==> inputs of try-tundra <==
==> flow/design.v <==
`timescale 1ns / 1ps
module compff2(ce,clk,x1,img1,x2,img2,y1,img3,y2,img4);
input ce,clk;
input signed [15:0] x1,img1,x2,img2;
output reg signed [15:0] y1,img3,y2,img4;
always @(posedge clk)
begin
y1 <= x1+x2;
img3 <= img1+ img2 ;
y2 <= x1-x2;
img4 <= img1 - img2;
end
endmodule
`timescale 1ns / 1ps
module compff4(ce,clk,xa1,imga1,xa2,imga2,xa3,imga3,xa4,imga4,yb1,imgb1,yb2,imgb2,yb3,imgb3,yb4,imgb4);
input ce,clk;
input signed[15:0] xa1,imga1,xa2,imga2,xa3,imga3,xa4,imga4;
output reg signed [15:0]yb1,imgb1,yb2,imgb2,yb3,imgb3,yb4,imgb4;
wire signed [15:0] yc1,imgc1,yc2,imgc2,yc3,imgc3,yc4,imgc4;
compff2 a0(ce,clk,xa1,imga1,xa3,imga3,yc1,imgc1,yc2,imgc2);
compff2 a1(ce,clk,xa2,imga2,xa4,imga4,yc3,imgc3,yc4,imgc4);
always @(posedge clk)
begin 
yb1 <= yc1 + yc3;
imgb1 <= imgc1 + imgc3;
yb2 <= yc2 + imgc4;
imgb2 <=  imgc2 - yc4 ;
yb3 <= yc1 - yc3;
imgb3 <= imgc1 - imgc3;
yb4 <= yc2 - imgc4;
imgb4 <= imgc2 +  yc4 ;
end
endmodule
`timescale 1ns / 1ps
module compff8(ce,clk,xg1,imgg1,xg2,imgg2,xg3,imgg3,xg4,imgg4,xg5,imgg5,xg6,imgg6,xg7,imgg7,xg8,imgg8,yh1,imgh1,yh2,imgh2,yh3,imgh3,yh4,imgh4,yh5,imgh5,yh6,imgh6,yh7,imgh7,yh8,imgh8);
input ce,clk;
input signed[15:0] xg1,imgg1,xg2,imgg2,xg3,imgg3,xg4,imgg4,xg5,imgg5,xg6,imgg6,xg7,imgg7,xg8,imgg8;
output reg signed[15:0] yh1,imgh1,yh2,imgh2,yh3,imgh3,yh4,imgh4,yh5,imgh5,yh6,imgh6,yh7,imgh7,yh8,imgh8;
wire signed [15:0] ya[7:0],imga[7:0];
compff4 b1(ce,clk,xg1,imgg1,xg3,imgg3,xg5,imgg5,xg7,imgg7,ya[0],imga[0],ya[1],imga[1],ya[2],imga[2],ya[3],imga[3]);
compff4 b2(ce,clk,xg2,imgg2,xg4,imgg4,xg6,imgg6,xg8,imgg8,ya[4],imga[4],ya[5],imga[5],ya[6],imga[6],ya[7],imga[7]);
function signed [15:0] m707;
input signed [15:0] s;
reg signed [31:0] p;
begin
p = s * 32'sd23167 + 32'sd16384;
m707 = p[30:15];
end
endfunction
always @(posedge clk)                
begin
yh1 <= ya[0] + ya[4]  ;
imgh1 <= imga[0] + imga[4] ;
yh2 <= ya[1]+ m707(ya[5] + imga[5]) ;
imgh2 <= imga[1]+ m707(imga[5] - ya[5]) ;
yh3 <= ya[2] + imga[6];
imgh3 <= imga[2] - ya[6];
yh4 <= ya[3] + m707(imga[7] - ya[7]);
imgh4 <= imga[3] - m707(ya[7] + imga[7]);
yh5 <= ya[0] - ya[4];
imgh5 <= imga[0] - imga[4];
yh6 <= ya[1] - m707(ya[5] + imga[5]);
imgh6 <= imga[1] + m707( ya[5] - imga[5]);
yh7 <= ya[2] - imga[6];
imgh7 <= imga[2] + ya[6];
yh8 <= ya[3] + m707(ya[7] - imga[7]);
imgh8 <= imga[3] + m707(ya[7] + imga[7]);
end
endmodule
==> flow/run.sh <==
#!/bin/bash
# the make line also repeats each setting of config.mk as NAME=value (left out here)
make -C /OpenROAD-flow-scripts/flow DESIGN_CONFIG=/design/flow/config.mk WORK_HOME=/design/flow/orfs CLKGATE_MAP_FILE= finish
==> flow/config.mk <==
export PLATFORM = sky130hd
export DESIGN_NAME = compff8
export DESIGN_NICKNAME = compff8
export VERILOG_FILES = /design/flow/design.v
export SDC_FILE = /design/flow/constraint.sdc
export NUM_CORES = 4
export LEC_CHECK = 0
export CAP_MARGIN = 35
export CELL_PAD_IN_SITES_DETAIL_PLACEMENT = 2
export CELL_PAD_IN_SITES_GLOBAL_PLACEMENT = 1
export CORE_ASPECT_RATIO = 0.84
export CORE_MARGIN = 2
export CORE_UTILIZATION = 40
export GPL_TIMING_DRIVEN = 0
export SLEW_MARGIN = 20
==> flow/constraint.sdc <==
create_clock -name core_clock -period 12.0 [get_ports {clk}]
set_input_delay 2.4000 -clock core_clock [delete_from_list [all_inputs] [get_ports {clk}]]
set_output_delay 2.4000 -clock core_clock [all_outputs]
set_load 0.01 [all_outputs]
==> try-violet: changes against try-tundra <==
Settings changed: CAP_MARGIN 35 to 20, CELL_PAD_IN_SITES_DETAIL_PLACEMENT 2 to default, CELL_PAD_IN_SITES_GLOBAL_PLACEMENT 1 to default, CORE_ASPECT_RATIO 0.84 to default, CORE_UTILIZATION 40 to 71, CTS_CLUSTER_SIZE from default to 57, GPL_TIMING_DRIVEN 0 to default.
==> flow/constraint.sdc (replaced) <==
create_clock -name core_clock -period 9.07 [get_ports {clk}]
set_input_delay 1.8140 -clock core_clock [delete_from_list [all_inputs] [get_ports {clk}]]
set_output_delay 1.8140 -clock core_clock [all_outputs]
set_load 0.01 [all_outputs]
==> qor summary <==
| quantity | try-tundra | try-violet |
|---|---|---|
| Total clock buffers created by CTS | 88 | 82 |
| Floorplan die width | 500 um | 345 um |
| Global placement routability congestion | 0.903 | 1.01 |
| Floorplan die area | 211000 um^2 | 119000 um^2 |
| Placed wire-length estimate | 251000 um | 204000 um |
| Cell area after placement | 91800 um^2 | 95200 um^2 |
| Most popular library cell in the synthesized design by count | sky130_fd_sc_hd__inv_1 | sky130_fd_sc_hd__inv_1 |
| Register area share after synthesis | 0.180 | 0.180 |
| Pre-CTS WS | 0.373 ns | -0.836 ns |
| Synthesized Nets | 11700 | 11700 |
| Starting density of the core | 0.401 | 0.714 |
| Yosys cell count | 9194 | 9194 |
| Chip Height | 421 um | 345 um |
| Setup fix buffers added after clock tree synthesis | 0 | 68 |
| Number of synthesized flops with an enable pin | 0 | 0 |
| Run status | timing/DRC/antenna clean | stopped before the end |
| Failing step | - | global routing (5_1_grt) |
| Synthesized-area fraction occupied by xor and xnor cells | 0.0936 | 0.0936 |
| Mean post-synth cell area | 9.00 um^2 | 9.00 um^2 |
| FP Rows | 153 | 125 |
| Core Box Area | 206000 um^2 | 116000 um^2 |
| Cts repair resizes | 0 | 293 |
| Cell total after placement | 12500 | 11900 |

========
==> pepper <==
// compff8: RTL as listed in full above, without the edits since
Settings: LEC_CHECK=0, CAP_MARGIN=20, CORE_MARGIN=2, CORE_UTILIZATION=40, HOLD_SLACK_MARGIN=-0.01, PLACE_DENSITY=0.82, SLEW_MARGIN=20; clock period 12.0 ns.
run.sh (not shown) runs the stock make flow with config.mk's settings and CLKGATE_MAP_FILE=.
==> amber (differences from pepper) <==
Settings changed: CORE_UTILIZATION 40 to 62, HOLD_SLACK_MARGIN -0.01 to default, PLACE_DENSITY 0.82 to default.
==> flow/constraint.sdc (replaced) <==
create_clock -name core_clock -period 11.2 [get_ports {clk}]
set_input_delay 2.2400 -clock core_clock [delete_from_list [all_inputs] [get_ports {clk}]]
set_output_delay 2.2400 -clock core_clock [all_outputs]
set_load 0.01 [all_outputs]
==> onyx (differences from pepper) <==
Settings changed: CORE_UTILIZATION 40 to 65, HOLD_SLACK_MARGIN -0.01 to default, PLACE_DENSITY 0.82 to default.
==> flow/constraint.sdc (replaced) <==
create_clock -name core_clock -period 9.0 [get_ports {clk}]
set_input_delay 1.8000 -clock core_clock [delete_from_list [all_inputs] [get_ports {clk}]]
set_output_delay 1.8000 -clock core_clock [all_outputs]
set_load 0.01 [all_outputs]
==> ember (differences from pepper) <==
Settings changed: CAP_MARGIN 20 to 40, CORE_UTILIZATION 40 to 72, CTS_CLUSTER_DIAMETER from default to 326, CTS_CLUSTER_SIZE from default to 24, HOLD_SLACK_MARGIN -0.01 to default, PLACE_DENSITY 0.82 to 0.65, SETUP_SLACK_MARGIN from default to 1.47.
==> flow/constraint.sdc (replaced) <==
create_clock -name core_clock -period 9.58 [get_ports {clk}]
set_input_delay 1.9160 -clock core_clock [delete_from_list [all_inputs] [get_ports {clk}]]
set_output_delay 1.9160 -clock core_clock [all_outputs]
set_load 0.01 [all_outputs]
==> comparison <==
- amber completed with no timing, DRC or antenna violations. onyx produced a layout that fails on negative setup slack. pepper produced a clean layout. ember failed in 5_1_grt.
- Sequential share of layout area, lowest first: onyx, pepper, amber.
- Final area: amber < pepper < onyx.
- In pepper the cell count is higher than in amber, by 9.0%.
- Of onyx and pepper, onyx has the higher critical path depth (gap 5).
- Via count: pepper is lower than onyx (about 9%).
- Of amber and pepper, pepper has the higher clock skew (gap 14 ps).
- Utilization: pepper < amber < onyx.
- The lowest fmax belongs to pepper, the highest to onyx.

========
==> v4 <==
// compff8: RTL as listed in full above, without the edits since
export LEC_CHECK = 0
export CAP_MARGIN = 20
export CORE_MARGIN = 2
export CORE_UTILIZATION = 68
export CTS_CLUSTER_SIZE = 24
export MAX_ROUTING_LAYER = met4
export SLEW_MARGIN = 20
create_clock -name core_clock -period 9.0 [get_ports {clk}]
==> v16 (differences from v4) <==
- CORE_UTILIZATION: 68 -> 31
- CTS_CLUSTER_SIZE: 24 -> unset
- MAX_ROUTING_LAYER: met4 -> unset
==> flow/constraint.sdc (replaced) <==
create_clock -name core_clock -period 11.2 [get_ports {clk}]
set_input_delay 2.2400 -clock core_clock [delete_from_list [all_inputs] [get_ports {clk}]]
set_output_delay 2.2400 -clock core_clock [all_outputs]
set_load 0.01 [all_outputs]
==> v25 (differences from v4) <==
- ABC_AREA: unset -> 0
- CELL_PAD_IN_SITES_DETAIL_PLACEMENT: unset -> 2
- CELL_PAD_IN_SITES_GLOBAL_PLACEMENT: unset -> 3
- CORE_MARGIN: 2 -> 8
- CORE_UTILIZATION: 68 -> 66
- CTS_CLUSTER_DIAMETER: unset -> 156
- CTS_CLUSTER_SIZE: 24 -> 13
- GPL_ROUTABILITY_DRIVEN: unset -> 0
- MAX_ROUTING_LAYER: met4 -> unset
- MIN_ROUTING_LAYER: unset -> met2
- PLACE_DENSITY_LB_ADDON: unset -> 0.0
- SLEW_MARGIN: 20 -> 35
- TNS_END_PERCENT: unset -> 80
==> flow/constraint.sdc (replaced) <==
create_clock -name core_clock -period 15.5 [get_ports {clk}]
set_input_delay 3.1000 -clock core_clock [delete_from_list [all_inputs] [get_ports {clk}]]
set_output_delay 3.1000 -clock core_clock [all_outputs]
set_load 0.01 [all_outputs]
==> v30 (differences from v4) <==
- CORE_UTILIZATION: 68 -> 66
- CTS_CLUSTER_SIZE: 24 -> 57
- MAX_ROUTING_LAYER: met4 -> unset
==> flow/constraint.sdc (replaced) <==
create_clock -name core_clock -period 8.98 [get_ports {clk}]
set_input_delay 1.7960 -clock core_clock [delete_from_list [all_inputs] [get_ports {clk}]]
set_output_delay 1.7960 -clock core_clock [all_outputs]
set_load 0.01 [all_outputs]
==> comparison table <==
| metric | v4 | v30 | v25 | v16 |
|---|---|---|---|---|
| Worst setup path category | - | reg -> reg | - | reg -> reg |
| Max-capacitance violation count | - | 0 | - | 0 |
| Worst hold path type | - | reg -> reg | - | reg -> reg |
| Postcts setup bufs | 55 | 89 | - | 0 |
| Total count of hold-check failures in the final report | - | 0 | - | 0 |
| Vertical die dimension | 353 um | 358 um | 370 um | 521 um |
| Total clock buffers created by CTS | 83 | 85 | - | 89 |
| WP data required | - | 9620 ps | - | 11,750 ps |
| CTS tree | - | done | - | done |
| Final worst clock skew | - | 78.8 ps | - | 103 ps |
| DR WL/cell | - | 22.6 um | - | 17.8 um |
| Status | did not finish | complete, but fails checks | did not finish | timing/DRC/antenna clean |
| Failing step | 5_1_grt | - | 3_1_place_gp_skip_io | - |
| Layout check failures | - | negative setup slack | - | - |
| R2R cell count | - | 41 | - | 39 |
| Slowest cell on the critical path | - | sky130_fd_sc_hd__fa_1 | - | sky130_fd_sc_hd__or4_1 |
| Worst-case hold path end point | - | yh7[15]$_DFF_P_ | - | b2.yb1[0]$_DFF_P_ |
| Setup slack on the worst flop-to-flop path | - | -1480 ps | - | 750 ps |
| Footprint of the flip-flops and latches | - | 0.0149 mm^2 | - | 0.0149 mm^2 |
| Sort of element at the end of the critical path | - | flip-flop | - | flip-flop |
| Arrival time of the worst setup path | - | 11,100 ps | - | 11,000 ps |
| Cell count along the critical path | - | 41 | - | 39 |
| Multi-input gate share of the layout cell area | - | 60.6% | - | 61.8% |
| Tally of filler cells in the layout | - | 7,153 | - | 27.1k |
| Final core area utilization | - | 82.8% | - | 36.2% |
| Port Buffer Count | 512 | 512 | - | 512 |
